==> flow/design.v <==
module ALU (result, read_data_1, read_data_2, shmat, opcode, functioncode);
	input [31:0] read_data_1;
	input [31:0] read_data_2;
	input [4:0] shmat;
	input [5:0] opcode;
	input [5:0] functioncode;
	output reg [31:0] result;
	always @(*)
		begin
		result = 32'b0;
		if(opcode==6'b001000)						 
			result=read_data_1+read_data_2;
		else if(opcode==6'b001001)					 
			result=read_data_1+read_data_2;
		else if(opcode==6'b001100)					 
			result=read_data_1&read_data_2;
		else if(opcode==6'b001101)					 
			result=read_data_1|read_data_2;
		else if(opcode==6'b001010)					 
			result=($signed(read_data_1)<$signed(read_data_2)) ? 32'b1 : 32'b0;
		else if(opcode==6'b001011)					 
			result=(read_data_1<read_data_2) ? 32'b1 : 32'b0;
		else if(opcode==6'b100100 |opcode==6'b100101 |opcode==6'b110000 | opcode==6'b100011  
		| opcode==6'b101000 | opcode==6'b111000 | opcode==6'b101001 | opcode==6'b101011)	 
			result=read_data_1+read_data_2;
		else if(opcode==6'b000000)					 
			begin
			if(functioncode==6'b100000)  
				result=read_data_1+read_data_2;
			else if(functioncode==6'b100001)  
				result=read_data_1+read_data_2;
			else if(functioncode==6'b100100)  
				result=read_data_1 & read_data_2;
			else if(functioncode==6'b100101)  
				result=read_data_1 | read_data_2;
			else if(functioncode==6'b100111)  
				result=~(read_data_1 | read_data_2);
			else if(functioncode==6'b000000)  
				result=read_data_2 << shmat;
			else if(functioncode==6'b101010)  
				result=($signed(read_data_1)<$signed(read_data_2)) ? 32'b1 : 32'b0;
			else if(functioncode==6'b101011)	 
				result=(read_data_1<read_data_2) ? 32'b1 : 32'b0;
			else if(functioncode==6'b000011)	 
				result= $signed(read_data_2) >>> shmat;
			else if(functioncode==6'b000010)  
				result= read_data_2 >> shmat;
			else if(functioncode==6'b100010)  
				result=read_data_1-read_data_2;
			else if(functioncode==6'b100011)  
				result= read_data_1-read_data_2;
			end
		end
endmodule
module mips_registers ( read_data_1, read_data_2, write_data, read_reg_1, read_reg_2, write_reg, signal_reg_write, clk );
	output [31:0] read_data_1, read_data_2;
	input [31:0] write_data;
	input [4:0] read_reg_1, read_reg_2, write_reg;
	input signal_reg_write, clk;
	reg [31:0] registers [31:1];
	always @(posedge clk)
		if (signal_reg_write && write_reg != 5'd0)
			registers[write_reg] <= write_data;
	assign read_data_1 = (read_reg_1 == 5'd0) ? 32'b0 : registers[read_reg_1];
	assign read_data_2 = (read_reg_2 == 5'd0) ? 32'b0 : registers[read_reg_2];
endmodule
module mips_core (
	input         clk,
	input         rst,
	output [31:0] imem_addr,
	input  [31:0] imem_rdata,
	output [31:0] dmem_addr,
	output [31:0] dmem_wdata,
	output [3:0]  dmem_wmask,
	output        dmem_we,
	input  [31:0] dmem_rdata,
	output        wb_en,
	output [4:0]  wb_reg,
	output [31:0] wb_data
);
reg [31:0] PC;
wire [31:0] instruction = imem_rdata;
wire [31:0] read_data_1;
wire [31:0] read_data_2;
wire [31:0] ALU_result;
reg [31:0] ALU_mux;
reg [4:0] REG_dst_mux;
reg [31:0] REG_write_mux;
reg [31:0] MEM_result;
reg write_reg_signal;
reg write_mem_signal;
reg [3:0] mem_mask;
reg [31:0] next_PC;
wire [5:0] opcode = instruction[31:26];
wire [4:0] rs = instruction[25:21];
wire [4:0] rt = instruction[20:16];
wire [4:0] rd = instruction[15:11];
wire [4:0] shmat = instruction[10:6];
wire [5:0] functioncode = instruction[5:0];
wire [15:0] imm = instruction[15:0];
wire [25:0] adress = instruction[25:0];
wire [31:0] PC_plus4 = PC + 32'd4;
wire [31:0] branchadress = {{14{imm[15]}}, imm, 2'b00};
wire [31:0] jumpadress = {PC[31:28], adress, 2'b00};
mips_registers regblock(read_data_1, read_data_2, REG_write_mux, rs, rt, REG_dst_mux, write_reg_signal, clk);
ALU ALUblock(ALU_result, read_data_1, ALU_mux, shmat, opcode, functioncode);
always @(*)
begin
	REG_dst_mux = rt;
	write_reg_signal = 1'b1;
	write_mem_signal = 1'b0;
	mem_mask = 4'b1111;
	ALU_mux = read_data_2;
	REG_write_mux = ALU_result;
	next_PC = PC_plus4;
	if (opcode==6'b100100)           
		MEM_result = {24'b0, dmem_rdata[7:0]};
	else if (opcode==6'b100101)      
		MEM_result = {16'b0, dmem_rdata[15:0]};
	else                             
		MEM_result = dmem_rdata;
	if (opcode==6'b000000)           
		begin
		REG_dst_mux = rd;
		if (functioncode==6'b001000)   
			begin
			write_reg_signal = 1'b0;
			next_PC = read_data_1;
			end
		end
	else                             
		begin
		if (opcode==6'b000011)         
			REG_dst_mux = 5'b11111;
		if (opcode==6'b101000 | opcode==6'b101001 | opcode==6'b111000 | opcode==6'b101011)  
			begin
			write_mem_signal = 1'b1;
			write_reg_signal = 1'b0;
			if (opcode==6'b101000)       
				mem_mask = 4'b0001;
			else if (opcode==6'b101001)  
				mem_mask = 4'b0011;
			end
		else if (opcode==6'b000100 | opcode==6'b000101 | opcode==6'b000010)  
			write_reg_signal = 1'b0;
		if (opcode!=6'b001100 && opcode!=6'b001101)
			ALU_mux = {{16{imm[15]}}, imm};
		else
			ALU_mux = {16'b0, imm};
		if (opcode==6'b000011)         
			REG_write_mux = PC + 32'd8;
		else if (opcode==6'b100011 | opcode==6'b100100 | opcode==6'b100101 | opcode==6'b110000)  
			REG_write_mux = MEM_result;
		else if (opcode==6'b001111)    
			REG_write_mux = {imm, 16'b0};
		if (opcode==6'b000100 && read_data_1==read_data_2)        
			next_PC = PC_plus4 + branchadress;
		else if (opcode==6'b000101 && read_data_1!=read_data_2)   
			next_PC = PC_plus4 + branchadress;
		else if (opcode==6'b000010 | opcode==6'b000011)          
			next_PC = jumpadress;
		end
end
always @(posedge clk)
	if (rst)
		PC <= 32'b0;
	else
		PC <= next_PC;
assign imem_addr  = PC;
assign dmem_addr  = ALU_result;
assign dmem_wdata = read_data_2;
assign dmem_wmask = mem_mask;
assign dmem_we    = write_mem_signal;
assign wb_en      = write_reg_signal && (REG_dst_mux != 5'd0);
assign wb_reg     = REG_dst_mux;
assign wb_data    = REG_write_mux;
endmodule
Settings: LEC_CHECK=0, CAP_MARGIN=0, CELL_PAD_IN_SITES_GLOBAL_PLACEMENT=0, CORE_ASPECT_RATIO=1.32, CORE_MARGIN=2, CORE_UTILIZATION=40, CTS_CLUSTER_DIAMETER=179, GPL_TIMING_DRIVEN=0, MAX_ROUTING_LAYER=met4, MIN_ROUTING_LAYER=met2, PLACE_DENSITY=0.6, SETUP_SLACK_MARGIN=0.2, SLEW_MARGIN=25; clock period 6.52 ns.
run.sh (not shown) runs the stock make flow with config.mk's settings and CLKGATE_MAP_FILE=.
The first run did not get past 5_1_grt.
Then changed:
CAP_MARGIN = 20   (was 0)
CELL_PAD_IN_SITES_GLOBAL_PLACEMENT = default   (was 0)
CORE_ASPECT_RATIO = default   (was 1.32)
CORE_UTILIZATION = 68   (was 40)
CTS_CLUSTER_DIAMETER = default   (was 179)
GPL_TIMING_DRIVEN = default   (was 0)
MAX_ROUTING_LAYER = default   (was met4)
MIN_ROUTING_LAYER = default   (was met2)
SLEW_MARGIN = 20   (was 25)
clock period = 16.9 ns   (was 6.52 ns; I/O delays follow)
=>
- The changed run aborted during 5_1_grt with ODB-0269
- synthesized cell count is unchanged
- synthesized area stays the same
- die area decreases by 41%
Then changed:
CTS_CLUSTER_SIZE = 98   (was default)
PLACE_DENSITY = 0.41   (was 0.6)
clock period = 11.2 ns   (was 16.9 ns; I/O delays follow)
The new run did not get past 5_1_grt.
Area after synthesis stays the same.
Die area does not change.
Synthesized cell count does not change.
Then changed:
CORE_UTILIZATION = 55   (was 68)
CTS_CLUSTER_SIZE = 100   (was 98)
PLACE_DENSITY = 0.6   (was 0.41)
clock period = 6.56 ns   (was 11.2 ns; I/O delays follow)
Outcome:
- The new run produced a layout that fails on setup timing
- die area climbs by a quarter to a third
- synthesized area stays the same
- synthesized cell count stays the same
